==> flow/config.mk <==
export PLATFORM = sky130hd
export DESIGN_NAME = mips_cpu
export DESIGN_NICKNAME = mips_cpu
export VERILOG_FILES = /design/flow/design.v
export SDC_FILE = /design/flow/constraint.sdc
export NUM_CORES = 4
export LEC_CHECK = 0
export CAP_MARGIN = 20
export CELL_PAD_IN_SITES_DETAIL_PLACEMENT = 0
export CELL_PAD_IN_SITES_GLOBAL_PLACEMENT = 0
export CORE_MARGIN = 2
export CORE_UTILIZATION = 72
export CTS_CLUSTER_DIAMETER = 93
export CTS_CLUSTER_SIZE = 89
export GPL_ROUTABILITY_DRIVEN = 1
export HOLD_SLACK_MARGIN = -0.09
export PLACE_DENSITY_LB_ADDON = 0.19
export SETUP_SLACK_MARGIN = 1.45
export SLEW_MARGIN = 20
==> flow/run.sh <==
#!/bin/bash
# the make line also repeats each setting of config.mk as NAME=value (left out here)
make -C /OpenROAD-flow-scripts/flow DESIGN_CONFIG=/design/flow/config.mk WORK_HOME=/design/flow/orfs CLKGATE_MAP_FILE= finish
==> flow/constraint.sdc <==
create_clock -name core_clock -period 9.97 [get_ports {clk}]
set_input_delay 1.9940 -clock core_clock [delete_from_list [all_inputs] [get_ports {clk}]]
set_output_delay 1.9940 -clock core_clock [all_outputs]
set_load 0.01 [all_outputs]
==> flow/design.v <==
module Adder(
	input [31:0] in1,
	input [31:0] in2, 
	output [31:0] out);
	assign out = in1+in2;
endmodule 
module And(
	input a,
	input b,
	output c);
	assign c = a&b;
endmodule 
module BranchPC (
	input [31:0] pcPlus4,
	input [31:0] imm,
	output reg [31:0] branchPc);
	always @(pcPlus4 or imm) begin
		branchPc = pcPlus4 + (imm<<2);
	end
endmodule
module JumpPC(
	input [31:0] nextPc,
	input [31:0] inst,
	output reg [31:0] jumpPc);
	always @(nextPc or inst) begin
		jumpPc[1:0] = 2'b00;
		jumpPc[27:2] = inst[25:0];
		jumpPc[31:28] = nextPc[31:28];
	end 
endmodule 
module Mux5 (
	input [4:0] in1,
	input [4:0] in2, 
	input sel,
	output reg [4:0] out);
	always @(in1 or in2 or sel) begin
		if(sel == 0) begin out = in1; end
		else begin out = in2; end
	end
endmodule 
module Mux32 (
	input [31:0] in1,
	input [31:0] in2, 
	input sel,
	output reg [31:0] out);
	always @(in1 or in2 or sel) begin
		if(sel == 0) begin out = in1; end
		else begin out = in2; end
	end
endmodule 
module SignExtend16(
	input [15:0] in,
	output reg [31:0] out);
	always @(in) begin
		out[15:0] = in;
		out[31:16] = {16{in[15]}};
	end
endmodule
module ALU_Control(
	input [5:0] opcode,
	input [5:0] funct,
	output reg[5:0] CONTROL_ALU_BITS);
	always @(opcode or funct) begin
		case(opcode)
			6'b000000:  
				begin CONTROL_ALU_BITS = funct; end
			6'b001000:  
				begin CONTROL_ALU_BITS = 6'b100000; end
			6'b001001:  
				begin CONTROL_ALU_BITS = 6'b100001; end
			6'b001100:  
				begin CONTROL_ALU_BITS = 6'b100100; end
			6'b001101:  
				begin CONTROL_ALU_BITS = 6'b100101; end
			6'b001010:  
				begin CONTROL_ALU_BITS = 6'b101010; end
			6'b001011:  
				begin CONTROL_ALU_BITS = 6'b101011; end
			6'b001110:  
				begin CONTROL_ALU_BITS = 6'b100110; end
			6'b100000, 6'b100011, 6'b101000, 6'b101011:  
				begin CONTROL_ALU_BITS = 6'b100001; end
			6'b001111:  
				begin CONTROL_ALU_BITS = 6'b111000; end
			6'b000100:  
				begin CONTROL_ALU_BITS = 6'b110000; end
			6'b000101:  
				begin CONTROL_ALU_BITS = 6'b110001; end
			6'b000111:  
				begin CONTROL_ALU_BITS = 6'b110010; end
			6'b000110:  
				begin CONTROL_ALU_BITS = 6'b110011; end
			6'b000001:  
				begin CONTROL_ALU_BITS = funct; end
			default: CONTROL_ALU_BITS = 6'b111111;
		endcase
	end
endmodule
module ALU (
	input signed [31:0] in1,
	input signed [31:0] in2,
	input [5:0] CONTROL_ALU_BITS,
	output reg[31:0] out, 
	output reg zero);
	reg [31:0] unsigned_in1;
	reg [31:0] unsigned_in2;
	always @(in1 or in2 or CONTROL_ALU_BITS) begin
		unsigned_in1 = in1;
		unsigned_in2 = in2;
		out = 32'd0; zero = 1'b0;
		case(CONTROL_ALU_BITS) 
			6'b100000:    
				begin out = in1 + in2; zero = 1'b0; end
			6'b100001:    
				begin out = in1 + in2; zero = 1'b0; end 
			6'b100100:    
				begin out = in1 & in2; zero = 1'b0; end
			6'b100101:    
				begin out = in1 | in2; zero = 1'b0; end
			6'b100110:    
				begin out = in1 ^ in2; zero = 1'b0; end
			6'b100010:    
				begin out = in1 - in2; zero = 1'b0; end
			6'b100011:    
				begin out = in1 - in2; zero = 1'b0; end
			6'b000000, 6'b000100:    
				begin out = unsigned_in1 << unsigned_in2; zero = 1'b0; end
			6'b000011:    
				begin out = unsigned_in1 >> unsigned_in2; zero = 1'b0; end
			6'b000010:    
				begin out = unsigned_in1 >> unsigned_in2; zero = 1'b0; end
			6'b000110:    
				begin out = unsigned_in1 >> unsigned_in2; zero = 1'b0; end
			6'b101010:   
				begin if (in1<in2) begin out = 32'd1; end else begin out = 32'd0; end zero=1'b0; end
			6'b101011:    
				begin 
					if (unsigned_in1<unsigned_in2) begin out = 32'd1; end else begin out = 32'd0; end zero=1'b0; end
			6'b001000:  
				begin out = in1; zero=1'b0; end
			6'b111000:  
				begin out = {in2[15:0], 16'd0}; zero=1'b0; end
			6'b110000:  
				begin out = 32'd0; zero = in1 == in2; end
			6'b110001:  
				begin out = 32'd0; zero = in1 != in2; end
			6'b110010:  
				begin out = 32'd0; zero = in1 > 0; end
			6'b110011:  
				begin out = 32'd0; zero = in1 <= 0; end
			6'b110100:  
				begin out = 32'd0; zero = in1 >= 0; end
			6'b110101:  
				begin out = 32'd0; zero = in1 < 0; end
			default: begin out = 32'd0; zero = 1'b0; end
		endcase
	end
endmodule 
module RegisterFile(
	input Clk,
	input Rst,
	input [4:0] readReg1,
	input [4:0] readReg2,
	input [4:0] writeReg,
	input [31:0] writeData,
	input CONTROL_REG_WRITE,
	output reg[31:0] readData1,
	output reg[31:0] readData2);
	reg [31:0] memory[7:0];
	integer i;
	always @(posedge Clk) begin
		if (Rst) begin
			for (i = 0; i < 8; i = i + 1) memory[i] <= (i == 1) ? 32'h00000001 : 32'h00000000;
		end else if (CONTROL_REG_WRITE == 1) begin
			memory[writeReg[2:0]] <= writeData;
		end
	end
	always @(*) begin
		readData1 = memory[readReg1[2:0]];
		readData2 = memory[readReg2[2:0]];
	end
endmodule 
module Core
(
  input Clk,
  input Rst,
  input [31:0] instruction,
  input [31:0] regData1,
  input [31:0] regData2,
  input [31:0] ramOutput,
  output reg CONTROL_REG_WRITE,
  output reg CONTROL_MEM_READ,
  output reg CONTROL_MEM_WRITE,
  output reg CONTROL_BRANCH,
  output reg [4:0] readReg1,
  output reg [4:0] readReg2,
  output [4:0] writeReg,
  output [31:0] aluOutput,
  output [31:0] writeRegData,
  output reg [31:0] PC
);
	reg CONTROL_REG_DST, CONTROL_ALU_SRC, CONTROL_MEM_TO_REG;
	reg CONTROL_JUMP, CONTROL_JUMP_REGISTER, CONTROL_LINK;
	wire CONTROL_BRANCH_SELECT;
	wire [5:0] CONTROL_ALU_BITS;
	reg [5:0] funct;
	wire [31:0] aluInput1;
	wire [31:0] aluInput2;
	wire aluZero;
	wire [31:0] pcPlus4;
	wire [31:0] jumpPc;
	wire [31:0] branchPc;
	wire [31:0] afterBranchPc;
	wire [31:0] nextPc;
	wire [31:0] afterJumpPc;
	reg [5:0]opcode;reg [4:0]s;reg [4:0]t;reg [4:0]d;reg [15:0]immediate;reg [4:0] shift;
	wire [31:0] signExtendedImmediate;
	Mux5 writeRegMux(t, d, CONTROL_REG_DST, writeReg);
	Mux32 alu1Mux(regData1, 32'd0, 1'b0, aluInput1);
	Mux32 alu2Mux(regData2, signExtendedImmediate, CONTROL_ALU_SRC, aluInput2);
	SignExtend16 immSignExtend(immediate, signExtendedImmediate);
	ALU_Control aluControl(opcode, funct, CONTROL_ALU_BITS);
	ALU alu(aluInput1, aluInput2, CONTROL_ALU_BITS, aluOutput, aluZero);
	wire [31:0] tempPc = PC;
	wire [31:0] tempIns = instruction;
	Adder pcAdder(tempPc, 32'h00000004, pcPlus4);
	JumpPC gettingJumpPc(pcPlus4, tempIns, jumpPc);
	BranchPC gettingBranchPc(pcPlus4, signExtendedImmediate, branchPc);
	And branchAnd(aluZero, CONTROL_BRANCH, CONTROL_BRANCH_SELECT);
	Mux32 branchSelectPC(pcPlus4, branchPc, CONTROL_BRANCH_SELECT, afterBranchPc);
	Mux32 jumpSelectPC(afterBranchPc, jumpPc, CONTROL_JUMP, afterJumpPc);
	Mux32 jumpRegisterSelectPC(afterJumpPc, aluOutput, CONTROL_JUMP_REGISTER, nextPc);
	wire[31:0] afterMemOutput;
	Mux32 writeRegDataMux(aluOutput, ramOutput, CONTROL_MEM_TO_REG, afterMemOutput);
	Mux32 writeLinkPCMux(afterMemOutput, pcPlus4, CONTROL_LINK, writeRegData);
	always @(posedge Clk) begin
		if (Rst) PC <= 32'h00000000;
		else PC <= nextPc;
	end
	always @(*) begin
		opcode = instruction[31:26];
		s = instruction[25:21];
		readReg1 = instruction[25:21];
		readReg2 = instruction[20:16];
		t = instruction[20:16];
		d = instruction[15:11];
		immediate = instruction[15:0];
		shift = instruction[10:6];
		funct = instruction[5:0];
		CONTROL_REG_DST = 0;
		CONTROL_ALU_SRC = 0;
		CONTROL_REG_WRITE = 0;
		CONTROL_MEM_TO_REG = 0;
		CONTROL_MEM_READ = 0;
		CONTROL_MEM_WRITE = 0;
		CONTROL_BRANCH = 0;
		CONTROL_JUMP = 0;
		CONTROL_LINK = 0;
		CONTROL_JUMP_REGISTER = 0;
		case(opcode)
			6'b000000:  begin      
				CONTROL_REG_DST = 1;
				if(funct == 6'b001000) begin CONTROL_JUMP_REGISTER = 1'b1; CONTROL_REG_WRITE = 1'b0; end
				else begin CONTROL_JUMP_REGISTER = 1'b0; CONTROL_REG_WRITE = 1'b1; end
				end
			6'b001000, 6'b001001, 6'b001100, 6'b001101, 6'b001010, 6'b001011, 6'b001110:  begin      
				CONTROL_ALU_SRC = 1;
				CONTROL_REG_WRITE = 1;
				end
			6'b100000, 6'b100011: begin   
				CONTROL_ALU_SRC = 1;
				CONTROL_REG_WRITE = 1;
				CONTROL_MEM_TO_REG = 1;
				CONTROL_MEM_READ = 1;
				end
			6'b101000, 6'b101011: begin   
				CONTROL_ALU_SRC = 1;
				CONTROL_MEM_WRITE = 1;
				end
			6'b001111: begin   
				CONTROL_ALU_SRC = 1;
				CONTROL_REG_WRITE = 1;
				end
			6'b000010: begin   
				CONTROL_JUMP = 1;
				end
			6'b000011: begin  
				d = 5'h1f;
				CONTROL_REG_DST = 1;
				CONTROL_REG_WRITE = 1;
				CONTROL_JUMP = 1;
				CONTROL_LINK = 1;
				end
			6'b000100, 6'b000111, 6'b000110, 6'b000101: begin  
				CONTROL_BRANCH = 1;
				end
			6'b000001: begin  
				funct = 6'b111111;
				if (t==5'b00000) begin CONTROL_BRANCH = 1; funct=6'b110100; end
				if (t==5'b10000) begin CONTROL_BRANCH = 1; CONTROL_LINK = 1; CONTROL_REG_WRITE = 1; CONTROL_REG_DST = 1; d = 5'h1f; funct=6'b110100; end
				if (t==5'b00001) begin CONTROL_BRANCH = 1; funct=6'b110101; end
				if (t==5'b10001) begin CONTROL_BRANCH = 1; CONTROL_LINK = 1; CONTROL_REG_WRITE = 1; CONTROL_REG_DST = 1; d = 5'h1f; funct=6'b110101; end
				end
			default: ;
		endcase
	end
endmodule
module mips_cpu (
  input         clk,
  input         rst,
  output [31:0] imem_addr,
  input  [31:0] imem_rdata,
  output [31:0] dmem_addr,
  output [31:0] dmem_wdata,
  output        dmem_we,
  output        dmem_re,
  input  [31:0] dmem_rdata,
  output        reg_we,
  output [4:0]  reg_waddr,
  output [31:0] reg_wdata
);
  wire [4:0] readReg1, readReg2;
  wire [31:0] regData1, regData2;
  wire branch;
  RegisterFile register(clk, rst, readReg1, readReg2, reg_waddr, reg_wdata, reg_we, regData1, regData2);
  Core core(clk, rst, imem_rdata, regData1, regData2, dmem_rdata, reg_we, dmem_re, dmem_we,
    branch, readReg1, readReg2, reg_waddr, dmem_addr, reg_wdata, imem_addr);
  assign dmem_wdata = regData2;
endmodule
==> summary.txt, run 1 <==
DPL Wire Length -> 104000 um
Core Util at FP -> 0.725
Mux cell area share -> 0.144
yosys aoi share -> 0.240
Die Span X -> 204 um
Yosys chip area -> 0.0287 mm2
root buf cell -> clkbuf_16
most common cell in the netlist -> nor2_1
Synth top area share -> 0.268
Yosys cell types -> 106
Hold Buf Count CTS -> 0
Sink Count -> 288
Post-Syn Instances -> 3253
total core area -> 0.0395 mm2
gr ovfl total -> 456
port bufs -> 201
register share after synthesis -> 0.291
Err -> [ERROR GRT-0116] Global routing finished with congestion. Check the congestion regions in the DRC Viewer.
fa+ha+maj area frac -> 0.0606
clk buf depth -> 3
ys cells -> 3253
area leader, netlist -> edfxtp_1
Simple Share, Synth -> 0.190
area fraction in xor and xnor cells -> 0.0202
Flops after synth -> 288
All-Layer GR Usage -> 0.889
Ys Warns -> 9
Commonest flop -> edfxtp_1
Syn Area/Cell -> 8.81 um2
Placed Area -> 0.0322 mm2
Synth async-reset ratio -> 0
Exit stage -> global routing (5_1_grt)
status -> did not finish
Num CTS Buffers -> 10
comb area leader -> AND-OR/OR-AND gates
synth top area cells -> edfxtp_1, mux4_2, ha_1
mapped cell area -> 0.0287 mm2
Synth top cells by count -> nor2_1, edfxtp_1, nand2_1
Cell Rows -> 73
Syn Nets -> 3456
GP Congestion -> 1.34
Ports -> 202
Post-synth EDFFs -> 256
Clock H-tree levels -> 1
Die Ht -> 204 um
chip area -> 0.0414 mm2
==> layer usage <==
| layer | overflow | GRT usage |
|---|---|---|
| met4 | 179 | 0.884 |
| met3 | 54 | 0.830 |
| met5 | 3 | 0.662 |
| met1 | 42 | 0.880 |
| met2 | 178 | 0.971 |
==> through the flow <==
| stage | total power, mW | util | hold WS, ns | setup slack [ns] | instances |
|---|---|---|---|---|---|
| after floorplan | 2.58 | - | 0.493 | 1.44 | 3253 |
| after global placement | 3.35 | 0.815 | 0.547 | 0.355 | 3959 |
| after detailed placement | 3.41 | 0.815 | 0.576 | 0.224 | 3959 |
| after CTS | 4.18 | 0.869 | 0.593 | 1.41 | 4046 |
==> what timing repair did <==
action	in CTS
endpoints found under the setup margin	64
gates resized	299
buffers inserted	64
pin swaps	64
cloned	7
==> run 2, diff against run 1 <==
- CELL_PAD_IN_SITES_GLOBAL_PLACEMENT: 0 -> 1
- CORE_MARGIN: 2 -> 5
- CORE_UTILIZATION: 72 -> 37
- CTS_CLUSTER_DIAMETER: 93 -> not set
- CTS_CLUSTER_SIZE: 89 -> not set
- HOLD_SLACK_MARGIN: -0.09 -> not set
- SETUP_SLACK_MARGIN: 1.45 -> not set
- clock period: 9.97 -> 12.7 ns (I/O delays scaled with it)
==> run 2 against run 1 <==
The run now finishes clean. Synthesized area stayed put. Die area rose by 100%. Synthesized cell count did not move.
==> summary.txt, run 2 <==
Synth top cells by count -> nor2_1, edfxtp_1, nand2_1
reg2reg setup slack -> 6.32 ns
first-pass GRT wire length -> 239000 um
HP Start -> core.PC[0]
Pwr per Cell Area -> 110 mW/mm2
Worst-path clk slew -> 0.07 ns
Synth top area share -> 0.268
Pwr Total -> 3.64 mW
Clk pwr share -> 0.225
Finished Core Util -> 0.429
register share after synthesis -> 0.291
Hold Buf Count CTS -> 0
Simple Share, Synth -> 0.190
Critical Path Source -> imem_rdata[31]
RSZ-0062 raised after global routing -> false
drt initial violations -> 4708
Hold Path End -> core.PC[0]
worst hold path class -> flip-flop to flip-flop
max-cap viol count -> 0
synth top area cells -> edfxtp_1, mux4_2, ha_1
DRC -> 0
per-cell routed wire length -> 39.2 um
Yosys chip area -> 0.0287 mm2
peak supply drop -> 0.114 mV
Final Non-Filler Cells -> 4462
All-Layer GR Usage -> 0.404
clk latency late pin -> 0.59 ns
status -> finished clean
gr ovfl total -> 0
vias per cell -> 7.01
Ys Warns -> 9
Sw Pwr -> 1.60 mW
Worst Slack Setup Final -> 0.598 ns
worst hold path depth -> 2
tool warnings -> 98
CP required -> 10.16 ns
Clock H-tree levels -> 1
total core area -> 0.0771 mm2
worst reg2reg endpoint -> core.PC[16]
GP Congestion -> 1.04
critical path data arrival time -> 9.56 ns
Yosys cell types -> 106
Placed Area -> 0.0322 mm2
ys cells -> 3253
fmax -> 82.6 MHz
number of cells on the critical path -> 20
Synth async-reset ratio -> 0
worst r2r src -> register.memory[7][29]
Syn Area/Cell -> 8.81 um2
critical-path cell list -> clkdlybuf4s50_1, nor2b_1, a41o_2, and2_1, nor2_4, inv_1, ha_1, fa_1, nor2b_1, o2111a_1, or3_1, a311oi_1, o211a_1, o31ai_1, a211o_1, a21oi_1, nand3_1, o21ai_1, nand2_1, clkdlybuf4s50_1
Cell Rows -> 102
most common cell in the netlist -> nor2_1
Num CTS Buffers -> 27
Worst setup SP type -> input pin
vias in the first global route -> 29379
Final Slew Violations -> 0
Clk power -> 0.818 mW
placed cells -> 4401
TritonCTS clock tree -> done
mapped cell area -> 0.0287 mm2
Crit Path Max Fanout -> 34
root buf cell -> clkbuf_16
final net count -> 3595
Die Ht -> 288 um
Main power group -> combinational logic
Slew HR -> 0.220
CP max-delay cell -> clkdlybuf4s50_1
Commonest flop -> edfxtp_1
Seq power -> 1.09 mW
CP top delay family -> AND-OR/OR-AND gates
chip area -> 0.0831 mm2
WS Path Type -> input pin to output port
DPL Wire Length -> 134000 um
Final Cell Area -> 0.0331 mm2
setup_tns -> 0 ns
Flops after synth -> 288
slew at the pin with the worst max-slew slack -> 1.15 ns
yosys aoi share -> 0.240
Mux cell area share -> 0.144
area fraction in xor and xnor cells -> 0.0202
Detail Route Antenna Nets -> 0
leak pwr -> 12.3 nW
crit end category -> output port
Syn Nets -> 3456
dpl ws -> 0.701 ns
comb area leader -> AND-OR/OR-AND gates
worst reg-to-reg path cell count -> 17
fa+ha+maj area frac -> 0.0606
largest net degree at the start of global routing -> 45
Syn-to-layout area delta -> 15.5%
Final Cycle Share -> 0.953
Core Util at FP -> 0.372
Final Hold Viols -> 0
Int Pwr -> 2.04 mW
Final min period -> 12.10 ns
Sink Count -> 288
total number of vias -> 31296
Fin Hold WS -> 0.658 ns
P_comb -> 1.73 mW
Layout Skew -> 0.0305 ns
crit-path max cell delay -> 0.87 ns
cts repair resizes -> 0
WL final -> 175000 um
clk buf depth -> 3
area leader, netlist -> edfxtp_1
Post-synth EDFFs -> 256
Ports -> 202
antenna violations before repair -> 16
Worst Setup EP -> reg_wdata[14]
Crit path buffers/inverters -> 3
Sw Ratio -> 0.439
Comb power frac -> 0.476
Post-CTS Setup Bufs -> 0
Post-Syn Instances -> 3253
Die Span X -> 288 um
1st-pass router iterations -> 8
port bufs -> 201
Final setup violation count -> 0
sequential power share -> 0.299
## run 2: layout make-up
class | count | area (um2)
Sequential cell | 288 | 8330
Timing Repair Buffer | 365 | 3240
Tap cell | 1040 | 1300
Clock inverter | 19 | 168
Fill cell | 7792 | 44000
Inverter | 118 | 443
Multi-Input combinational cell | 2592 | 18900
Clock buffer | 29 | 683
Antenna cell | 11 | 27.5
## run 2: per-layer routing
metal / global-route usage / vias to the layer above / part of all wire
met5: 0 / - / 0.00074
met4: 0.252 / 20 / 0.082
met3: 0.0907 / 580 / 0.10
met2: 0.634 / 2359 / 0.44
met1: 0.504 / 15536 / 0.37
li1: - / 12801 / -
==> run 3, diff against run 2 <==
- CELL_PAD_IN_SITES_DETAIL_PLACEMENT: 0 -> not set
- CELL_PAD_IN_SITES_GLOBAL_PLACEMENT: 1 -> not set
- CORE_MARGIN: 5 -> 2
- CORE_UTILIZATION: 37 -> 66
- GPL_ROUTABILITY_DRIVEN: 1 -> not set
- PLACE_DENSITY: not set -> 0.6
- PLACE_DENSITY_LB_ADDON: 0.19 -> not set
- clock period: 12.7 -> 3.43 ns (I/O delays scaled with it)
==> run 3 against run 2 <==
The run now fails in clock tree synthesis (4_1_cts). Die area down 46%. Synthesized area unchanged. Synthesized cell count unchanged.
==> summary.txt, run 3 <==
status -> did not finish
Exit stage -> clock tree synthesis (4_1_cts)
Err -> [ERROR DPL-0038] Utilization greater than 100%, impossible to legalize
total core area -> 0.0430 mm2
Syn Nets -> 3456
Die Ht -> 212 um
yosys aoi share -> 0.240
Yosys cell types -> 106
Syn Area/Cell -> 8.81 um2
Core Util at FP -> 0.667
Simple Share, Synth -> 0.190
Post-synth EDFFs -> 256
chip area -> 0.0451 mm2
mapped cell area -> 0.0287 mm2
Post-Syn Instances -> 3253
Ys Warns -> 9
ys cells -> 3253
Ports -> 202
DPL Wire Length -> 142000 um
Die Span X -> 212 um
area leader, netlist -> edfxtp_1
Yosys chip area -> 0.0287 mm2
Synth top area share -> 0.268
area fraction in xor and xnor cells -> 0.0202
GP Congestion -> 1.43
Flops after synth -> 288
Synth top cells by count -> nor2_1, edfxtp_1, nand2_1
Synth async-reset ratio -> 0
Cell Rows -> 76
port bufs -> 201
most common cell in the netlist -> nor2_1
placed cells -> 5003
Commonest flop -> edfxtp_1
dpl ws -> -3.49 ns
Mux cell area share -> 0.144
fa+ha+maj area frac -> 0.0606
comb area leader -> AND-OR/OR-AND gates
register share after synthesis -> 0.291
synth top area cells -> edfxtp_1, mux4_2, ha_1
-- run 3: through the flow --
| step | area (um2) | power, mW |
|---|---|---|
| detailed placement | 40400 | 12.0 |
| global placement | 40400 | 11.5 |
| floorplan | 29200 | 7.59 |
==> run 4, diff against run 3 <==
- CORE_UTILIZATION: 66 -> 72
- CTS_CLUSTER_SIZE: not set -> 97
- clock period: 3.43 -> 2.22 ns (I/O delays scaled with it)
==> run 4 against run 3 <==
The run fails in detailed placement (3_5_place_dp). Synthesized cell count unchanged. Die area down 8.2%. Synthesized area unchanged.
==> summary.txt, run 4 <==
status -> did not finish
Exit stage -> detailed placement (3_5_place_dp)
Err -> [ERROR DPL-0038] Utilization greater than 100%, impossible to legalize
area fraction in xor and xnor cells -> 0.0202
Yosys cell types -> 106
area leader, netlist -> edfxtp_1
most common cell in the netlist -> nor2_1
Post-synth EDFFs -> 256
Die Span X -> 204 um
Flops after synth -> 288
Syn Area/Cell -> 8.81 um2
Synth top area share -> 0.268
register share after synthesis -> 0.291
comb area leader -> AND-OR/OR-AND gates
port bufs -> 201
Syn Nets -> 3456
Mux cell area share -> 0.144
Commonest flop -> edfxtp_1
Synth async-reset ratio -> 0
Post-Syn Instances -> 3253
total core area -> 0.0395 mm2
GP Congestion -> 1.38
synth top area cells -> edfxtp_1, mux4_2, ha_1
Die Ht -> 204 um
ys cells -> 3253
Cell Rows -> 73
mapped cell area -> 0.0287 mm2
Ports -> 202
Ys Warns -> 9
fa+ha+maj area frac -> 0.0606
Simple Share, Synth -> 0.190
yosys aoi share -> 0.240
chip area -> 0.0414 mm2
Yosys chip area -> 0.0287 mm2
Synth top cells by count -> nor2_1, edfxtp_1, nand2_1
Core Util at FP -> 0.725
[run 4: metrics by stage]
stage / instances / setup WS, ns / setup TNS (ns)
after floorplan: 3253 / -3.13 / -1281.69
after global placement: 4970 / -3.89 / -1591.22
==> run 5, diff against run 4 <==
- ABC_AREA: not set -> 1
- CTS_CLUSTER_DIAMETER: not set -> 310
- clock period: 2.22 -> 1.84 ns (I/O delays scaled with it)
==> run 5 against run 4 <==
Synthesized area decreased by 0.91%. Die area down 0.89%. The flow again stops in detailed placement (3_5_place_dp). Synthesized cell count grew 36%.
==> summary.txt, run 5 <==
mapped cell area -> 0.0284 mm2
chip area -> 0.0411 mm2
Yosys chip area -> 0.0284 mm2
Core Util at FP -> 0.732
GP Congestion -> 1.24
Ports -> 202
fa+ha+maj area frac -> 0.0611
most common cell in the netlist -> nand2_1
Die Span X -> 203 um
Commonest flop -> edfxtp_1
area leader, netlist -> edfxtp_1
Simple Share, Synth -> 0.333
yosys aoi share -> 0.197
Syn Area/Cell -> 6.41 um2
Cell Rows -> 72
Exit stage -> detailed placement (3_5_place_dp)
Yosys cell types -> 61
total core area -> 0.0388 mm2
Synth async-reset ratio -> 0
Syn Nets -> 4637
synth top area cells -> edfxtp_1, nand2_1, a21oi_1
ys cells -> 4434
Die Ht -> 203 um
port bufs -> 201
Ys Warns -> 9
Err -> [ERROR DPL-0038] Utilization greater than 100%, impossible to legalize
register share after synthesis -> 0.293
Flops after synth -> 288
Post-Syn Instances -> 4434
Synth top area share -> 0.271
comb area leader -> simple AND/OR/NAND/NOR gates
status -> did not finish
area fraction in xor and xnor cells -> 0.0200
Synth top cells by count -> nand2_1, a21oi_1, inv_1
Mux cell area share -> 0
Post-synth EDFFs -> 256
==> run 5: metrics by stage <==
stage          std cells  setup TNS [ns]
3_3_place_gp        5951        -1498.31
2_1_floorplan       4434        -1035.62
==> run 6, diff against run 5 <==
- ABC_AREA: 1 -> 0
- CORE_ASPECT_RATIO: not set -> 1.0
- CORE_UTILIZATION: 72 -> 40
- CTS_CLUSTER_DIAMETER: 310 -> not set
- CTS_CLUSTER_SIZE: 97 -> not set
- GPL_ROUTABILITY_DRIVEN: not set -> 0
- GPL_TIMING_DRIVEN: not set -> 0
- MAX_ROUTING_LAYER: not set -> met4
- MIN_ROUTING_LAYER: not set -> met2
- PLACE_DENSITY: 0.6 -> 0.63
- SETUP_SLACK_MARGIN: not set -> 1.69
- SLEW_MARGIN: 20 -> 25
- TNS_END_PERCENT: not set -> 25
- clock period: 1.84 -> 10.5 ns (I/O delays scaled with it)
==> run 6 against run 5 <==
The run fails in global routing (5_1_grt). Synthesized area rose by 0.92%. Synthesized cell count fell by 27%. Die area rose by 80%.
==> summary.txt, run 6 <==
status -> did not finish
Exit stage -> global routing (5_1_grt)
Err -> [ERROR GRT-0116] Global routing finished with congestion. Check the congestion regions in the DRC Viewer.
Flops after synth -> 288
Yosys cell types -> 106
Post-synth EDFFs -> 256
fa+ha+maj area frac -> 0.0606
dpl ws -> -2.04 ns
root buf cell -> clkbuf_16
port bufs -> 195
Commonest flop -> edfxtp_1
total core area -> 0.0712 mm2
Synth top cells by count -> nor2_1, edfxtp_1, nand2_1
Placed Area -> 0.0322 mm2
Num CTS Buffers -> 30
Hold Buf Count CTS -> 0
yosys aoi share -> 0.240
Sink Count -> 288
All-Layer GR Usage -> 0.823
gr ovfl total -> 1963
comb area leader -> AND-OR/OR-AND gates
Simple Share, Synth -> 0.190
Post-Syn Instances -> 3253
Cell Rows -> 98
Yosys chip area -> 0.0287 mm2
area leader, netlist -> edfxtp_1
Synth top area share -> 0.268
Clock H-tree levels -> 1
Syn Nets -> 3456
mapped cell area -> 0.0287 mm2
Die Span X -> 272 um
clk buf depth -> 3
Ports -> 202
Die Ht -> 272 um
chip area -> 0.0738 mm2
Ys Warns -> 9
ys cells -> 3253
Core Util at FP -> 0.402
register share after synthesis -> 0.291
area fraction in xor and xnor cells -> 0.0202
Synth async-reset ratio -> 0
DPL Wire Length -> 124000 um
most common cell in the netlist -> nor2_1
Syn Area/Cell -> 8.81 um2
synth top area cells -> edfxtp_1, mux4_2, ha_1
Mux cell area share -> 0.144
==> run 6: stage by stage <==
| stage | hold slack, ns | setup TNS, ns | utilization | total power [mW] | cells |
|---|---|---|---|---|---|
| after floorplan | 0.493 | 0 | - | 2.43 | 3253 |
| after global placement | 0.578 | -71.11 | 0.448 | 3.27 | 4398 |
| after detailed placement | 0.569 | -61.56 | 0.451 | 3.28 | 4410 |
| after CTS | 0.582 | 0 | 0.519 | 4.81 | 4628 |
==> run 6: repair_timing <==
item / in CTS
buffers inserted: 164
endpoints found under the setup margin: 237
hold endpoints to repair: 0
pin swaps: 124
gates cloned: 0
gates resized: 753
==> run 6: routing by layer <==
layer,GRT overflow,GRT usage
met1,-,-
met2,424,0.812
met3,1358,0.956
met4,181,0.630
met5,-,-
==> run 7, diff against run 6 <==
- ABC_AREA: 0 -> not set
- CORE_ASPECT_RATIO: 1.0 -> not set
- CORE_UTILIZATION: 40 -> 48
- GPL_ROUTABILITY_DRIVEN: 0 -> not set
- GPL_TIMING_DRIVEN: 0 -> not set
- MAX_ROUTING_LAYER: met4 -> not set
- MIN_ROUTING_LAYER: met2 -> not set
- PLACE_DENSITY: 0.63 -> not set
- SETUP_SLACK_MARGIN: 1.69 -> 1.41
- SLEW_MARGIN: 25 -> 20
- TNS_END_PERCENT: 25 -> not set
- clock period: 10.5 -> 7.91 ns (I/O delays scaled with it)
==> run 7 against run 6 <==
Now fails the layout checks on setup timing. Die area fell by 16%. Synthesized cell count did not move. Synthesized area did not move.
==> summary.txt, run 7 <==
status -> failed layout checks
Blocking Checks -> setup timing
Yosys cell types -> 106
Synth async-reset ratio -> 0
Synth top area share -> 0.268
Simple Share, Synth -> 0.190
vias per cell -> 7.55
Slew HR -> 0.153
worst hold path class -> flip-flop to flip-flop
fa+ha+maj area frac -> 0.0606
CP top delay family -> buffers and inverters
Die Ht -> 248 um
Hold Buf Count CTS -> 0
most common cell in the netlist -> nor2_1
Core Util at FP -> 0.486
Syn Area/Cell -> 8.81 um2
drt initial violations -> 7278
GRT busiest layer -> met2
slew at the pin with the worst max-slew slack -> 1.27 ns
WS Path Type -> input pin to output port
Worst setup SP type -> input pin
Final Hold Viols -> 0
synth top area cells -> edfxtp_1, mux4_2, ha_1
Layout Skew -> 0.0191 ns
Post-synth EDFFs -> 256
area fraction in xor and xnor cells -> 0.0202
root buf cell -> clkbuf_16
yosys aoi share -> 0.240
CP required -> 6.33 ns
Final Cycle Share -> 1.00
Flops after synth -> 288
crit-path max cell delay -> 0.56 ns
Cell Rows -> 89
max-cap viol count -> 0
All-Layer GR Usage -> 0.589
DRC -> 0
Worst Setup EP -> reg_wdata[29]
Finished Core Util -> 0.733
DPL Wire Length -> 134000 um
setup_tns -> -0.0359 ns
first-pass GRT wire length -> 259000 um
Crit path buffers/inverters -> 13
crit end category -> output port
leak pwr -> 17.9 nW
Sink Count -> 288
peak supply drop -> 0.245 mV
Final setup violation count -> 1
gr ovfl total -> 0
Final min period -> 7.95 ns
sequential power share -> 0.240
Pwr Total -> 7.35 mW
met2 GRT Util -> 0.828
Sw Pwr -> 3.14 mW
Ports -> 202
largest net degree at the start of global routing -> 63
tool warnings -> 101
clk buf depth -> 3
Worst Slack Setup Final -> -0.0359 ns
CP max-delay cell -> mux4_2
Synth top cells by count -> nor2_1, edfxtp_1, nand2_1
total core area -> 0.0590 mm2
chip area -> 0.0617 mm2
mapped cell area -> 0.0287 mm2
Main power group -> combinational logic
vias in the first global route -> 35607
worst reg-to-reg path cell count -> 25
worst reg2reg endpoint -> register.memory[7][31]
per-cell routed wire length -> 37.6 um
Ys Warns -> 9
Syn-to-layout area delta -> 50.8%
HP Start -> core.PC[1]
Detail Route Antenna Nets -> 0
Worst-path clk slew -> 0.07 ns
Final Slew Violations -> 0
number of cells on the critical path -> 27
critical path data arrival time -> 6.36 ns
Syn Nets -> 3456
ys cells -> 3253
area leader, netlist -> edfxtp_1
Clk pwr share -> 0.180
RSZ-0062 raised after global routing -> true
Commonest flop -> edfxtp_1
port bufs -> 201
Clk power -> 1.32 mW
Yosys chip area -> 0.0287 mm2
total number of vias -> 38539
WL final -> 192000 um
cell mode on critical path -> buf_6
reg2reg setup slack -> 2.54 ns
Comb power frac -> 0.580
Int Pwr -> 4.20 mW
TritonCTS clock tree -> done
Crit Path Max Fanout -> 7
Num CTS Buffers -> 26
fmax -> 126 MHz
Clock H-tree levels -> 1
Post-Syn Instances -> 3253
P_comb -> 4.26 mW
worst hold path depth -> 2
register share after synthesis -> 0.291
Seq power -> 1.76 mW
clk latency late pin -> 0.59 ns
Critical Path Source -> imem_rdata[16]
antenna violations before repair -> 17
met1 usage -> 0.632
Sw Ratio -> 0.428
GP Congestion -> 1.20
final net count -> 4501
Pwr per Cell Area -> 170 mW/mm2
comb area leader -> AND-OR/OR-AND gates
worst r2r src -> register.memory[0][4]
Die Span X -> 248 um
1st-pass router iterations -> 14
met3 Use GR -> 0.320
Mux cell area share -> 0.144
Hold Path End -> core.PC[1]
## run 7: area by class of cell
class                           count  area [um2]
Multi-Input combinational cell   2592       21400
Fill cell                        4122       15800
Timing Repair Buffer             1272       11200
Sequential cell                   288        8330
Tap cell                          773         967
Clock buffer                       30         666
Inverter                          118         484
Clock inverter                     18         179
Antenna cell                       14        35.0
## run 7: per-stage QoR
step	setup WS (ns)	hold slack, ns	instances	area [um2]
after CTS	0.334	0.597	5004	41600
after floorplan	0.289	0.493	3253	29200
after detailed placement	-0.995	0.608	4834	37900
after global routing	0.0253	0.647	5094	43200
final	-0.0359	0.646	5105	43200
after global placement	-0.910	0.586	4834	37900
## run 7: metal layers
layer,vias to the layer above,routed length [um]
li1,14634,-
met1,17714,56600
met2,4448,74300
met3,1713,34900
met4,30,25200
met5,-,865
## run 7: repair_timing
| action | in CTS | in global routing |
|---|---|---|
| pin swaps | 156 | 91 |
| endpoints found under the setup margin | 68 | 66 |
| setup buffers | 116 | 87 |
| cloned | 6 | 0 |
| gates resized | 614 | 268 |
==> run 8, diff against run 7 <==
- CELL_PAD_IN_SITES_DETAIL_PLACEMENT: not set -> 0
- CELL_PAD_IN_SITES_GLOBAL_PLACEMENT: not set -> 1
- CORE_UTILIZATION: 48 -> 46
- GPL_ROUTABILITY_DRIVEN: not set -> 1
- PLACE_DENSITY_LB_ADDON: not set -> 0.19
- SETUP_SLACK_MARGIN: 1.41 -> 3.66
- clock period: 7.91 -> 12.7 ns (I/O delays scaled with it)
==> run 8 against run 7 <==
Register-to-register slack improved by 4.0 ns. Largest power group unchanged. Largest cell class unchanged. Critical path depth down 12. Sequential power fell by 38%. Routed wire length fell by 5.4%. Core utilization shrank 9.1 points. Critical endpoint is now reg_wdata[26]. Setup slack improved by 2.8 ns. Critical path type unchanged. Non-clock buffer count down 571. Combinational power shrank 45%. Now clean on timing, DRC and antenna. Die area increased by 4.3%.
==> summary.txt, run 8 <==
status -> finished clean
RSZ-0062 raised after global routing -> true
peak supply drop -> 0.122 mV
DRC -> 0
Syn Area/Cell -> 8.81 um2
Flops after synth -> 288
Final setup violation count -> 0
Post-Syn Instances -> 3253
FILL cells -> 5063
final net count -> 3933
Int Pwr -> 2.45 mW
yosys aoi share -> 0.240
most common cell in the netlist -> nor2_1
GP Congestion -> 1.15
antenna violations before repair -> 23
area fraction in xor and xnor cells -> 0.0202
Ys Warns -> 9
Detail Route Antenna Nets -> 0
setup_tns -> 0 ns
Ports -> 202
worst reg-to-reg path cell count -> 16
Final Slew Violations -> 0
Layout Skew -> 0.0169 ns
Seq power -> 1.09 mW
Post-synth EDFFs -> 256
crit-path max cell delay -> 1.14 ns
max-cap viol count -> 0
Clock H-tree levels -> 1
CP top delay family -> AND-OR/OR-AND gates
largest net degree at the start of global routing -> 60
reg2reg setup slack -> 6.52 ns
ys cells -> 3253
Synth top area share -> 0.268
Worst Setup EP -> reg_wdata[26]
WL final -> 181000 um
clk buf depth -> 3
fa+ha+maj area frac -> 0.0606
Main power group -> combinational logic
CP max-delay cell -> a32oi_2
Yosys chip area -> 0.0287 mm2
Syn-to-layout area delta -> 38.2%
worst r2r src -> register.memory[7][27]
worst hold path class -> flip-flop to flip-flop
crit end category -> output port
P_comb -> 2.33 mW
total number of vias -> 35264
HP Start -> core.PC[1]
Slew HR -> 0.0812
number of cells on the critical path -> 15
All-Layer GR Usage -> 0.546
Worst-path clk slew -> 0.07 ns
Die Span X -> 254 um
Crit path buffers/inverters -> 5
critical-path cell list -> buf_12, buf_4, bufbuf_16, or4b_4, o2111a_2, nor4_4, buf_4, nand3_4, nor2_1, a21oi_1, a32oi_2, a211o_4, mux2i_4, nand2_2, buf_6
comb area leader -> AND-OR/OR-AND gates
chip area -> 0.0643 mm2
Core Util at FP -> 0.464
per-cell routed wire length -> 39.4 um
worst reg2reg endpoint -> core.PC[27]
Hold Buf Count CTS -> 0
Yosys cell types -> 106
vias in the first global route -> 32665
Synth async-reset ratio -> 0
Crit Path Max Fanout -> 10
critical path data arrival time -> 7.44 ns
Pwr per Cell Area -> 109 mW/mm2
Cell Rows -> 91
synth top area cells -> edfxtp_1, mux4_2, ha_1
Sw Ratio -> 0.433
sequential power share -> 0.252
Sink Count -> 288
TritonCTS clock tree -> done
tool warnings -> 102
cell mode on critical path -> buf_4
register share after synthesis -> 0.291
1st-pass router iterations -> 14
WS Path Type -> input pin to output port
Worst Slack Setup Final -> 2.72 ns
total core area -> 0.0617 mm2
Simple Share, Synth -> 0.190
Final Hold Viols -> 0
Critical Path Source -> imem_rdata[17]
Worst setup SP type -> input pin
Clk power -> 0.895 mW
Num CTS Buffers -> 27
area leader, netlist -> edfxtp_1
CP required -> 10.16 ns
Final min period -> 9.98 ns
worst hold path depth -> 2
first-pass GRT wire length -> 248000 um
root buf cell -> clkbuf_16
slew at the pin with the worst max-slew slack -> 1.38 ns
mapped cell area -> 0.0287 mm2
Clk pwr share -> 0.207
Commonest flop -> edfxtp_1
Comb power frac -> 0.540
gr ovfl total -> 0
leak pwr -> 15.2 nW
Die Ht -> 254 um
Hold Path End -> core.PC[1]
port bufs -> 201
Sw Pwr -> 1.87 mW
Final Cycle Share -> 0.786
Syn Nets -> 3456
dpl ws -> 0.987 ns
Mux cell area share -> 0.144
drt initial violations -> 6239
fmax -> 100 MHz
clk latency late pin -> 0.60 ns
DPL Wire Length -> 120000 um
Synth top cells by count -> nor2_1, edfxtp_1, nand2_1
vias per cell -> 7.66
==> run 8: repair_timing <==
action                                  in CTS  in global routing
pin swaps                                  150                116
endpoints found under the hold margin        0                  0
buffers inserted                           242                107
gates cloned                                14                  1
endpoints found under the setup margin      64                 61
resized                                    799                245
==> run 8: layout make-up <==
class | instances | area (um2) | share of cell area
Antenna cell | 15 | 37.5 | 0.000948
Clock buffer | 32 | 694 | 0.0175
Clock inverter | 18 | 251 | 0.00635
Inverter | 118 | 534 | 0.0135
Multi-Input combinational cell | 2594 | 22000 | 0.555
Sequential cell | 288 | 8330 | 0.210
Tap cell | 837 | 1050 | 0.0264
Timing Repair Buffer | 701 | 6750 | 0.170
==> run 8: metrics by stage <==
step	power, mW	cell area (um2)	std cells	hold WS, ns	util
global placement	2.72	32000	4172	0.545	0.518
global route	4.35	39600	4588	0.581	0.641
finish	4.32	39600	4603	0.570	0.642
detailed placement	2.73	32000	4173	0.549	0.519
floorplan	2.04	29100	3253	0.493	-
CTS	3.97	37900	4479	0.578	0.613
==> run 8: metal layers <==
metal  track usage  share of wire  vias to the layer above
met5        0.0201         0.0011                        -
met4         0.488           0.12                       16
met3         0.293           0.18                     1243
met2         0.767           0.40                     3734
met1         0.591           0.31                    16767
li1              -              -                    13504
==> run 9, diff against run 8 <==
- CELL_PAD_IN_SITES_DETAIL_PLACEMENT: 0 -> not set
- CELL_PAD_IN_SITES_GLOBAL_PLACEMENT: 1 -> not set
- CTS_CLUSTER_SIZE: not set -> 60
- GPL_ROUTABILITY_DRIVEN: 1 -> not set
- PLACE_DENSITY_LB_ADDON: 0.19 -> not set
- SETUP_SLACK_MARGIN: 3.66 -> -0.42
- clock period: 12.7 -> 5.91 ns (I/O delays scaled with it)
==> run 9 against run 8 <==
The run now fails in global routing (5_1_grt). Die area did not move. Synthesized cell count is the same. Synthesized area is the same.
==> summary.txt, run 9 <==
status -> did not finish
Exit stage -> global routing (5_1_grt)
Err -> [ERROR GRT-0232] Routing congestion too high. Check the congestion heatmap in the GUI.
area leader, netlist -> edfxtp_1
Placed Area -> 0.0399 mm2
dpl ws -> -2.02 ns
yosys aoi share -> 0.240
root buf cell -> clkbuf_16
Core Util at FP -> 0.464
Synth top cells by count -> nor2_1, edfxtp_1, nand2_1
fa+ha+maj area frac -> 0.0606
register share after synthesis -> 0.291
mapped cell area -> 0.0287 mm2
Ys Warns -> 9
Syn Area/Cell -> 8.81 um2
Post-Syn Instances -> 3253
Die Span X -> 254 um
Syn Nets -> 3456
Num CTS Buffers -> 27
comb area leader -> AND-OR/OR-AND gates
total core area -> 0.0617 mm2
Synth async-reset ratio -> 0
Flops after synth -> 288
Yosys cell types -> 106
gr ovfl total -> 45
Sink Count -> 288
chip area -> 0.0643 mm2
Ports -> 202
Mux cell area share -> 0.144
DPL Wire Length -> 145000 um
Commonest flop -> edfxtp_1
All-Layer GR Usage -> 0.669
Cell Rows -> 91
Yosys chip area -> 0.0287 mm2
Post-synth EDFFs -> 256
GP Congestion -> 1.20
port bufs -> 201
Die Ht -> 254 um
Synth top area share -> 0.268
synth top area cells -> edfxtp_1, mux4_2, ha_1
ys cells -> 3253
Simple Share, Synth -> 0.190
clk buf depth -> 3
most common cell in the netlist -> nor2_1
Clock H-tree levels -> 1
area fraction in xor and xnor cells -> 0.0202
## run 9: what timing repair did
item / CTS
pin swaps: 123
setup endpoints to repair: 64
hold buffers: 0
cloned: 1
resized: 633
buffers inserted: 113
## run 9: per-layer routing
layer,GRT usage,GRT overflow
met1,0.685,0
met2,0.878,21
met3,0.434,1
met4,0.678,21
met5,0.141,2
## run 9: metrics by stage
| step | util | hold slack, ns | std cells |
|---|---|---|---|
| 2_1_floorplan | - | 0.493 | 3253 |
| 3_3_place_gp | 0.646 | 0.559 | 5137 |
| 3_5_place_dp | 0.646 | 0.560 | 5138 |
| 4_1_cts | 0.701 | 0.570 | 5263 |
==> run 10, diff against run 9 <==
- CAP_MARGIN: 20 -> 25
- CORE_ASPECT_RATIO: not set -> 0.91
- CORE_UTILIZATION: 46 -> 40
- CTS_CLUSTER_DIAMETER: not set -> 346
- CTS_CLUSTER_SIZE: 60 -> 55
- GPL_TIMING_DRIVEN: not set -> 0
- MIN_ROUTING_LAYER: not set -> met2
- PLACE_DENSITY: not set -> 0.4
- SETUP_SLACK_MARGIN: -0.42 -> 1.6
- TNS_END_PERCENT: not set -> 25
- clock period: 5.91 -> 13.9 ns (I/O delays scaled with it)
==> run 10 against run 9 <==
The flow again stops in global routing (5_1_grt). Die area grew 15%. Synthesized area is the same. Synthesized cell count is the same.
==> summary.txt, run 10 <==
register share after synthesis -> 0.291
synth top area cells -> edfxtp_1, mux4_2, ha_1
Clock H-tree levels -> 1
clk buf depth -> 3
Num CTS Buffers -> 9
area leader, netlist -> edfxtp_1
Cell Rows -> 93
Synth top cells by count -> nor2_1, edfxtp_1, nand2_1
Sink Count -> 288
status -> did not finish
Syn Nets -> 3456
port bufs -> 195
Die Ht -> 259 um
ys cells -> 3253
most common cell in the netlist -> nor2_1
Post-Syn Instances -> 3253
gr ovfl total -> 845
Post-synth EDFFs -> 256
area fraction in xor and xnor cells -> 0.0202
fa+ha+maj area frac -> 0.0606
Ys Warns -> 9
Core Util at FP -> 0.405
mapped cell area -> 0.0287 mm2
comb area leader -> AND-OR/OR-AND gates
DPL Wire Length -> 145000 um
Commonest flop -> edfxtp_1
Simple Share, Synth -> 0.190
GP Congestion -> 1.35
root buf cell -> clkbuf_16
Flops after synth -> 288
Yosys cell types -> 106
Err -> [ERROR GRT-0116] Global routing finished with congestion. Check the congestion regions in the DRC Viewer.
Ports -> 202
Synth top area share -> 0.268
chip area -> 0.0738 mm2
Exit stage -> global routing (5_1_grt)
Syn Area/Cell -> 8.81 um2
Yosys chip area -> 0.0287 mm2
total core area -> 0.0709 mm2
dpl ws -> -1.35 ns
Hold Buf Count CTS -> 0
Die Span X -> 285 um
All-Layer GR Usage -> 0.863
yosys aoi share -> 0.240
Mux cell area share -> 0.144
Synth async-reset ratio -> 0
==> run 10: routing by layer <==
metal	overflow	global-route usage
met5	95	0.847
met3	625	0.954
met4	60	0.683
met2	65	0.879
met1	-	-
==> run 10: what timing repair did <==
action / CTS
setup endpoints to repair: 61
resized: 146
buffers inserted: 24
pin swaps: 14
hold endpoints to repair: 0
==> run 10: metrics by stage <==
| stage | power, mW | std cells | area (um2) |
|---|---|---|---|
| 3_3_place_gp | 2.57 | 4398 | 31800 |
| 2_1_floorplan | 1.83 | 3253 | 28700 |
| 3_5_place_dp | 2.58 | 4425 | 32200 |
| 4_1_cts | 3.00 | 4460 | 33200 |
==> run 11, diff against run 10 <==
- CAP_MARGIN: 25 -> 20
- CORE_ASPECT_RATIO: 0.91 -> not set
- CORE_UTILIZATION: 40 -> 70
- CTS_CLUSTER_DIAMETER: 346 -> not set
- CTS_CLUSTER_SIZE: 55 -> 28
- GPL_TIMING_DRIVEN: 0 -> not set
- MIN_ROUTING_LAYER: met2 -> not set
- PLACE_DENSITY: 0.4 -> not set
- SETUP_SLACK_MARGIN: 1.6 -> 2.2
- TNS_END_PERCENT: 25 -> not set
- clock period: 13.9 -> 8.24 ns (I/O delays scaled with it)
==> run 11 against run 10 <==
The run fails in clock tree synthesis (4_1_cts). Synthesized cell count unchanged. Synthesized area unchanged. Die area decreased by 42%.
==> summary.txt, run 11 <==
status -> did not finish
Exit stage -> clock tree synthesis (4_1_cts)
Err -> [ERROR DPL-0033] detailed placement checks failed during check placement.
total core area -> 0.0406 mm2
Die Span X -> 206 um
Ports -> 202
ys cells -> 3253
Core Util at FP -> 0.705
Synth top cells by count -> nor2_1, edfxtp_1, nand2_1
Simple Share, Synth -> 0.190
Mux cell area share -> 0.144
Syn Nets -> 3456
Die Ht -> 206 um
area fraction in xor and xnor cells -> 0.0202
yosys aoi share -> 0.240
Ys Warns -> 9
mapped cell area -> 0.0287 mm2
Yosys chip area -> 0.0287 mm2
fa+ha+maj area frac -> 0.0606
Post-Syn Instances -> 3253
port bufs -> 201
Cell Rows -> 74
Flops after synth -> 288
Synth top area share -> 0.268
GP Congestion -> 1.41
comb area leader -> AND-OR/OR-AND gates
Post-synth EDFFs -> 256
most common cell in the netlist -> nor2_1
Synth async-reset ratio -> 0
synth top area cells -> edfxtp_1, mux4_2, ha_1
Syn Area/Cell -> 8.81 um2
dpl ws -> -0.388 ns
Commonest flop -> edfxtp_1
chip area -> 0.0426 mm2
DPL Wire Length -> 119000 um
register share after synthesis -> 0.291
area leader, netlist -> edfxtp_1
Yosys cell types -> 106
run 11: stage by stage:
stage / setup TNS, ns / cells / cell area, um2
floorplan: 0 / 3253 / 29300
global placement: -2.28 / 4373 / 35700
detailed placement: -5.31 / 4373 / 35700
==> run 12, diff against run 11 <==
- ABC_AREA: not set -> 1
- CELL_PAD_IN_SITES_DETAIL_PLACEMENT: not set -> 2
- CELL_PAD_IN_SITES_GLOBAL_PLACEMENT: not set -> 1
- CORE_ASPECT_RATIO: not set -> 1.35
- CORE_MARGIN: 2 -> 5
- CORE_UTILIZATION: 70 -> 37
- CTS_CLUSTER_DIAMETER: not set -> 296
- CTS_CLUSTER_SIZE: 28 -> not set
- GPL_ROUTABILITY_DRIVEN: not set -> 1
- GPL_TIMING_DRIVEN: not set -> 0
- HOLD_SLACK_MARGIN: not set -> 0.07
- MAX_ROUTING_LAYER: not set -> met5
- MIN_ROUTING_LAYER: not set -> met1
- PLACE_DENSITY_LB_ADDON: not set -> 0.19
- SETUP_SLACK_MARGIN: 2.2 -> not set
- SLEW_MARGIN: 20 -> 40
- clock period: 8.24 -> 12.7 ns (I/O delays scaled with it)
==> run 12 against run 11 <==
Now fails the layout checks on setup timing. Synthesized cell count up 36%. Synthesized area down 0.91%. Die area up 94%.
==> summary.txt, run 12 <==
1st-pass router iterations -> 14
chip area -> 0.0825 mm2
slew at the pin with the worst max-slew slack -> 1.21 ns
Hold Path End -> core.PC[1]
Syn Area/Cell -> 6.41 um2
Main power group -> combinational logic
most common cell in the netlist -> nand2_1
Yosys chip area -> 0.0284 mm2
reg2reg setup slack -> 5.26 ns
worst hold path depth -> 2
ys cells -> 4434
GRT busiest layer -> met2
synth top area cells -> edfxtp_1, nand2_1, a21oi_1
Comb power frac -> 0.417
largest net degree at the start of global routing -> 27
Final Slew Violations -> 0
area leader, netlist -> edfxtp_1
DRC -> 0
port bufs -> 199
Sw Pwr -> 1.83 mW
Ports -> 202
Pwr per Cell Area -> 117 mW/mm2
Die Span X -> 248 um
fa+ha+maj area frac -> 0.0611
Syn-to-layout area delta -> 18.5%
Synth top area share -> 0.271
Die Ht -> 332 um
clk latency late pin -> 0.63 ns
status -> failed layout checks
final net count -> 4896
Int Pwr -> 2.10 mW
first-pass GRT wire length -> 318000 um
DPL Wire Length -> 168000 um
Clk power -> 1.20 mW
Simple Share, Synth -> 0.333
per-cell routed wire length -> 42.6 um
root buf cell -> clkbuf_16
Blocking Checks -> setup timing
Synth async-reset ratio -> 0
total core area -> 0.0765 mm2
Post-synth EDFFs -> 256
Layout Skew -> 0.0420 ns
Clk pwr share -> 0.305
worst r2r src -> register.memory[3][31]
dpl ws -> -1.28 ns
comb area leader -> simple AND/OR/NAND/NOR gates
max-cap viol count -> 0
Worst Slack Setup Final -> -0.561 ns
yosys aoi share -> 0.197
mapped cell area -> 0.0284 mm2
Final min period -> 13.26 ns
register share after synthesis -> 0.293
met2 GRT Util -> 0.811
Sink Count -> 288
vias in the first global route -> 42127
Sw Ratio -> 0.466
critical path data arrival time -> 10.72 ns
Worst Setup EP -> reg_wdata[19]
number of cells on the critical path -> 27
Seq power -> 1.10 mW
antenna violations before repair -> 39
Yosys cell types -> 61
Crit path buffers/inverters -> 8
Worst-path clk slew -> 0.06 ns
tool warnings -> 100
Final setup violation count -> 24
Pwr Total -> 3.94 mW
crit-path max cell delay -> 0.66 ns
Flops after synth -> 288
Hold Buf Count CTS -> 0
Worst setup SP type -> input pin
Syn Nets -> 4637
worst reg2reg endpoint -> core.PC[18]
Slew HR -> 0.196
drt initial violations -> 5871
WS Path Type -> input pin to output port
cell mode on critical path -> buf_2
P_comb -> 1.64 mW
total number of vias -> 42237
leak pwr -> 15.0 nW
area fraction in xor and xnor cells -> 0.0200
Detail Route Antenna Nets -> 0
Critical Path Source -> imem_rdata[16]
Crit Path Max Fanout -> 11
All-Layer GR Usage -> 0.532
Commonest flop -> edfxtp_1
CP max-delay cell -> a21oi_2
crit end category -> output port
Ys Warns -> 9
worst reg-to-reg path cell count -> 23
HP Start -> core.PC[1]
CP required -> 10.16 ns
met3 Use GR -> 0.204
vias per cell -> 7.32
gr ovfl total -> 0
WL final -> 246000 um
Num CTS Buffers -> 34
peak supply drop -> 0.109 mV
clk buf depth -> 3
sequential power share -> 0.278
Synth top cells by count -> nand2_1, a21oi_1, inv_1
Mux cell area share -> 0
fmax -> 75.4 MHz
met1 usage -> 0.534
Final Cycle Share -> 1.04
Core Util at FP -> 0.371
RSZ-0062 raised after global routing -> true
CP top delay family -> AND-OR/OR-AND gates
TritonCTS clock tree -> done
Clock H-tree levels -> 2
Final Hold Viols -> 0
worst hold path class -> flip-flop to flip-flop
Cell Rows -> 118
GP Congestion -> 1.09
Post-Syn Instances -> 4434
## run 12: layer usage
layer	routed length, um	part of all wire
met1	75100	0.31
met2	102000	0.41
met3	33200	0.13
met4	35700	0.15
met5	238	0.00097
## run 12: per-stage QoR
stage / TNS, ns / utilization / hold WS, ns / instance area (um2) / std cells
finish: -5.88 / 0.440 / 0.676 / 33700 / 5774
global route: -2.23 / 0.439 / 0.662 / 33600 / 5741
CTS: 0 / 0.436 / 0.623 / 33300 / 5728
detailed placement: -24.99 / 0.418 / 0.613 / 32000 / 5664
global placement: -35.13 / 0.414 / 0.590 / 31700 / 5653
floorplan: 0 / - / 0.499 / 28400 / 4434
## run 12: final cells by class
cell class | instances | area, um2
fill | 9181 | 42800
multi-input combinational | 3462 | 17700
sequential | 288 | 8330
timing repair buffer | 225 | 2310
inverter | 436 | 1640
tap | 1020 | 1280
buffer | 246 | 1170
clock buffer | 36 | 858
clock inverter | 24 | 335
antenna | 37 | 92.6
## run 12: repair_timing
item	4_1_cts	5_1_grt
endpoints found under the setup margin	46	26
pin swaps	3	4
gates resized	32	31
buffers inserted	5	5
==> run 13, diff against run 12 <==
- ABC_AREA: 1 -> not set
- CELL_PAD_IN_SITES_DETAIL_PLACEMENT: 2 -> not set
- CELL_PAD_IN_SITES_GLOBAL_PLACEMENT: 1 -> not set
- CORE_ASPECT_RATIO: 1.35 -> not set
- CORE_MARGIN: 5 -> 2
- CORE_UTILIZATION: 37 -> 49
- CTS_CLUSTER_DIAMETER: 296 -> not set
- GPL_ROUTABILITY_DRIVEN: 1 -> not set
- GPL_TIMING_DRIVEN: 0 -> not set
- HOLD_SLACK_MARGIN: 0.07 -> not set
- MAX_ROUTING_LAYER: met5 -> not set
- MIN_ROUTING_LAYER: met1 -> not set
- PLACE_DENSITY_LB_ADDON: 0.19 -> not set
- SETUP_SLACK_MARGIN: not set -> -0.5
- SLEW_MARGIN: 40 -> 20
- clock period: 12.7 -> 6.91 ns (I/O delays scaled with it)
==> run 13 against run 12 <==
Routed wire length decreased by 24%. Worst hold slack got worse by 0.099 ns. Power increased by 110%. Clock power increased by 24%. Clock-buffer cell count decreased by 8. Sequential share of layout area decreased by 4.9 points. The layout still fails its checks (setup timing).
==> summary.txt, run 13 <==
status -> failed layout checks
Blocking Checks -> setup timing
Main power group -> combinational logic
Hold Path End -> core.PC[1]
Post-synth EDFFs -> 256
clk buf depth -> 3
Synth top area share -> 0.268
Crit Path Max Fanout -> 9
critical path data arrival time -> 6.21 ns
Synth top cells by count -> nor2_1, edfxtp_1, nand2_1
CP top delay family -> buffers and inverters
register share after synthesis -> 0.291
Comb power frac -> 0.570
comb area leader -> AND-OR/OR-AND gates
Worst Setup EP -> reg_wdata[21]
dpl ws -> -1.32 ns
P_comb -> 4.65 mW
reg2reg setup slack -> 1.45 ns
worst hold path depth -> 2
Detail Route Antenna Nets -> 0
Final Slew Violations -> 0
Final Cycle Share -> 1.10
yosys aoi share -> 0.240
Worst-path clk slew -> 0.08 ns
FILL cells -> 4098
All-Layer GR Usage -> 0.585
Final min period -> 7.59 ns
per-cell routed wire length -> 36.2 um
clk latency late pin -> 0.58 ns
final net count -> 4541
sequential power share -> 0.247
RSZ-0062 raised after global routing -> true
Finished Core Util -> 0.728
placed cells -> 5027
Crit path buffers/inverters -> 6
worst reg2reg endpoint -> core.PC[31]
leak pwr -> 17.6 nW
Final Cell Area -> 0.0421 mm2
Flops after synth -> 288
vias in the first global route -> 35464
Sw Pwr -> 3.46 mW
chip area -> 0.0604 mm2
root buf cell -> clkbuf_16
Syn-to-layout area delta -> 46.8%
Mux cell area share -> 0.144
HP Start -> core.PC[1]
crit end category -> output port
first-pass GRT wire length -> 254000 um
DPL Wire Length -> 135000 um
worst reg-to-reg path cell count -> 17
critical-path cell list -> buf_2, buf_4, mux4_2, mux2i_4, inv_1, ha_4, nand3_2, buf_4, o211ai_1, a211o_1, buf_4, a21oi_4, o211ai_1, o21ai_0, xnor2_1, o211ai_1, mux2i_4, nand2_1, clkdlybuf4s50_1
Ports -> 202
peak supply drop -> 0.310 mV
slew at the pin with the worst max-slew slack -> 1.27 ns
Placed Area -> 0.0390 mm2
crit-path max cell delay -> 0.53 ns
Final Non-Filler Cells -> 5147
Commonest flop -> edfxtp_1
Cell Rows -> 88
TritonCTS clock tree -> done
WS Path Type -> input pin to output port
Yosys cell types -> 106
Clock H-tree levels -> 1
Sw Ratio -> 0.424
synth top area cells -> edfxtp_1, mux4_2, ha_1
Seq power -> 2.02 mW
Die Span X -> 246 um
Syn Area/Cell -> 8.81 um2
Post-Syn Instances -> 3253
Pwr Total -> 8.16 mW
Sink Count -> 288
Syn Nets -> 3456
drt initial violations -> 7308
antenna violations before repair -> 27
Core Util at FP -> 0.496
largest net degree at the start of global routing -> 60
Layout Skew -> 0.0263 ns
total number of vias -> 38356
ys cells -> 3253
CP required -> 5.53 ns
vias per cell -> 7.45
Slew HR -> 0.148
most common cell in the netlist -> nor2_1
number of cells on the critical path -> 19
Simple Share, Synth -> 0.190
Yosys chip area -> 0.0287 mm2
GP Congestion -> 1.15
Hold Buf Count CTS -> 0
Pwr per Cell Area -> 194 mW/mm2
Die Ht -> 246 um
Worst Slack Setup Final -> -0.681 ns
Clk pwr share -> 0.183
fa+ha+maj area frac -> 0.0606
Final Hold Viols -> 0
port bufs -> 201
gr ovfl total -> 0
CP max-delay cell -> clkdlybuf4s50_1
area leader, netlist -> edfxtp_1
worst r2r src -> core.PC[4]
Synth async-reset ratio -> 0
1st-pass router iterations -> 12
Ys Warns -> 9
max-cap viol count -> 0
area fraction in xor and xnor cells -> 0.0202
worst hold path class -> flip-flop to flip-flop
Final setup violation count -> 64
WL final -> 187000 um
Worst setup SP type -> input pin
Clk power -> 1.49 mW
total core area -> 0.0578 mm2
Num CTS Buffers -> 25
tool warnings -> 102
Int Pwr -> 4.70 mW
fmax -> 132 MHz
mapped cell area -> 0.0287 mm2
DRC -> 0
Critical Path Source -> imem_rdata[23]
[run 13: timing repair]
| action | 4_1_cts | 5_1_grt |
|---|---|---|
| buffers inserted | 54 | 49 |
| endpoints found under the setup margin | 64 | 53 |
| resized | 302 | 151 |
| pin swaps | 68 | 61 |
| cloned | 3 | 4 |
[run 13: metrics by stage]
stage                     hold WS (ns)  TNS, ns
after global placement           0.528   -82.51
after CTS                        0.561   -24.51
final                            0.577   -27.65
after detailed placement         0.541   -61.98
after floorplan                  0.493    -6.79
after global routing             0.594   -26.57
[run 13: area by class of cell]
cell class | instances | area (um2) | share of cell area
flip-flops and latches | 288 | 8330 | 0.198
multi-input cells | 2592 | 20500 | 0.486
clock buffers | 28 | 637 | 0.0151
clock inverters | 16 | 170 | 0.00404
diodes | 27 | 67.6 | 0.00161
inverters | 118 | 460 | 0.0109
well taps | 765 | 957 | 0.0227
repair buffers | 1313 | 11000 | 0.261
[run 13: layer usage]
| metal | track usage | routed length [um] |
|---|---|---|
| met1 | 0.649 | 57200 |
| met2 | 0.822 | 71900 |
| met3 | 0.282 | 32500 |
| met4 | 0.531 | 24400 |
| met5 | 0 | 548 |
==> run 14, diff against run 13 <==
- CELL_PAD_IN_SITES_DETAIL_PLACEMENT: not set -> 0
- CELL_PAD_IN_SITES_GLOBAL_PLACEMENT: not set -> 1
- CORE_UTILIZATION: 49 -> 50
- GPL_ROUTABILITY_DRIVEN: not set -> 1
- PLACE_DENSITY_LB_ADDON: not set -> 0.19
- SETUP_SLACK_MARGIN: -0.5 -> 1.66
- clock period: 6.91 -> 5.81 ns (I/O delays scaled with it)
==> run 14 against run 13 <==
The run now fails in global routing (5_1_grt). Synthesized cell count unchanged. Die area decreased by 2.0%. Synthesized area unchanged.
==> summary.txt, run 14 <==
Synth top cells by count -> nor2_1, edfxtp_1, nand2_1
Sink Count -> 288
Syn Area/Cell -> 8.81 um2
ys cells -> 3253
Clock H-tree levels -> 1
DPL Wire Length -> 126000 um
gr ovfl total -> 59
clk buf depth -> 3
most common cell in the netlist -> nor2_1
Syn Nets -> 3456
Commonest flop -> edfxtp_1
chip area -> 0.0593 mm2
mapped cell area -> 0.0287 mm2
status -> did not finish
fa+ha+maj area frac -> 0.0606
root buf cell -> clkbuf_16
Post-Syn Instances -> 3253
Core Util at FP -> 0.507
Simple Share, Synth -> 0.190
Synth top area share -> 0.268
Err -> [ERROR GRT-0232] Routing congestion too high. Check the congestion heatmap in the GUI.
Yosys chip area -> 0.0287 mm2
synth top area cells -> edfxtp_1, mux4_2, ha_1
All-Layer GR Usage -> 0.746
Exit stage -> global routing (5_1_grt)
Ports -> 202
Synth async-reset ratio -> 0
Mux cell area share -> 0.144
Ys Warns -> 9
area leader, netlist -> edfxtp_1
port bufs -> 201
Num CTS Buffers -> 26
yosys aoi share -> 0.240
Flops after synth -> 288
Die Span X -> 243 um
total core area -> 0.0565 mm2
register share after synthesis -> 0.291
Cell Rows -> 87
Die Ht -> 243 um
GP Congestion -> 1.27
Yosys cell types -> 106
comb area leader -> AND-OR/OR-AND gates
area fraction in xor and xnor cells -> 0.0202
Post-synth EDFFs -> 256
run 14: stage by stage:
step	instance area [um2]	instances	utilization	worst slack, ns
floorplan	29400	3253	-	-0.971
global placement	39200	4979	0.695	-1.87
detailed placement	39200	4979	0.695	-1.97
CTS	44300	5192	0.784	-0.964
run 14: repair_timing:
item / in CTS
pin swaps: 173
gates cloned: 5
buffers inserted: 160
hold buffers: 0
resized: 901
endpoints found under the setup margin: 637
run 14: layer usage:
layer	track usage	overflow
met1	0.731	2
met2	0.882	29
met3	0.644	2
met4	0.735	26
met5	0.400	0
Power is estimated from default activity; no workload was simulated.
